## i2c_top
module i2c_top(
input clk, rst, newd, op, stretch,
input [6:0] addr,
input [7:0] din,
output [7:0] dout,
output busy,ack_err,
output done,
output sda, scl
);
Size: about 1,200 flip-flops, ~33 I/O pins, about 0.056 mm² of cells after synthesis.
Settings: LEC_CHECK=0, CAP_MARGIN=20, CORE_ASPECT_RATIO=0.71, CORE_MARGIN=2, CORE_UTILIZATION=72, CTS_CLUSTER_DIAMETER=357, CTS_CLUSTER_SIZE=14, PLACE_DENSITY=0.35, SETUP_SLACK_MARGIN=0.86, SLEW_MARGIN=20, TNS_END_PERCENT=5; clock period 2.89 ns.
run.sh (not shown) runs the stock make flow with config.mk's settings and CLKGATE_MAP_FILE=.
The first run finished clean.
Change:
CORE_ASPECT_RATIO = unset   (was 0.71)
CORE_UTILIZATION = 71   (was 72)
CTS_CLUSTER_DIAMETER = unset   (was 357)
CTS_CLUSTER_SIZE = unset   (was 14)
PLACE_DENSITY = unset   (was 0.35)
SETUP_SLACK_MARGIN = unset   (was 0.86)
TNS_END_PERCENT = unset   (was 5)
clock period = 5.14 ns   (was 2.89 ns; I/O delays follow)
Core utilization is lower by 7.9 points.
Sequential power drops by 43%.
Fmax shrinks by 34%.
Total power falls by 39%.
Wire length drops by 13%.
Setup slack improves by 0.91 ns.
Cell area is lower by 8.5%.
Cell count is lower by 3.9%.
Area after synthesis stays the same.
Die size increases by 1.3%.
Change:
CORE_UTILIZATION = 15   (was 71)
clock period = 5.16 ns   (was 5.14 ns; I/O delays follow)
Effect:
- power climbs by a few percent
- sequential share of layout area decreases by 4.7 points
- sequential cell count is unchanged
- final area came out higher by roughly a tenth
- clock-buffer cell count grows by 29
- wire length climbs by roughly a tenth
- setup slack improves by 0.23 ns
Change:
ABC_AREA = 1   (was unset)
CORE_UTILIZATION = 72   (was 15)
CTS_CLUSTER_SIZE = 99   (was unset)
SETUP_SLACK_MARGIN = 0.86   (was unset)
clock period = 2.87 ns   (was 5.16 ns; I/O delays follow)
What happened: Synthesized cell count rose by well over a third; via count rose by about a fifth; wire length fell by roughly a tenth; global-route usage rose by 30 points; clock skew fell by 0.024 ns; worst hold slack got worse by 0.097 ns.
Change:
CORE_UTILIZATION = 40   (was 72)
CTS_CLUSTER_SIZE = unset   (was 99)
MAX_ROUTING_LAYER = met4   (was unset)
SETUP_SLACK_MARGIN = unset   (was 0.86)
clock period = 10.0 ns   (was 2.87 ns; I/O delays follow)
Effect: Sequential cell count does not change; die area went up by 79%; routed wire length fell by 2.8%; worst setup slack gets better by 4.8 ns; design area decreases by 4.2%; cell count grows by 8.1%; area after synthesis is unchanged.

== job 3908 ==
Starting RTL as in the previous note.
make LEC_CHECK=0 CAP_MARGIN=0 CORE_MARGIN=2 CORE_UTILIZATION=70 CTS_CLUSTER_DIAMETER=376 CTS_CLUSTER_SIZE=23 PLACE_DENSITY_LB_ADDON=0.0 SETUP_SLACK_MARGIN=0.85 SLEW_MARGIN=20 finish   # period 3.01 ns
Per the final summary, job 3908 finished and its layout is clean on timing, DRC and antenna.
Inputs modified between job 3908 and job 7281:
Settings: CTS_CLUSTER_DIAMETER: 376 -> 96; SETUP_SLACK_MARGIN: 0.85 -> 0.38; CORE_UTILIZATION: 70 -> 72; the clock period (ns, I/O delays scaled along): 3.01 -> 2.88.
==> comparison <==
Job 7281 vs. job 3908: area growth from synthesis to final layout went down by 6.3 points, sequential share of layout area went up by 2.8 points. On job 7281: slew at the pin closest to its max-slew limit is 0.014 ns higher than what job 3908 gave. Compared with job 3908, job 7281 supports a higher clock frequency. Share of power burned in the clock network ended up 0.4 points lower on job 7281 than on job 3908. Between job 3908 and job 7281, vertical extent of the die decreased. The power in job 7281 sits 0.96 mW above the value recorded for job 3908. Summary — data required time at the worst endpoint, job 7281 relative to job 3908: lower, by 0.12 ns. Wire length delta for job 7281 relative to job 3908: 18000 um lower. Die: job 7281 smaller than job 3908. Going from job 3908 to job 7281, the number of cells in the finished layout apart from fillers was found to have gone down by 99.
Power and IR drop assume default switching activity.
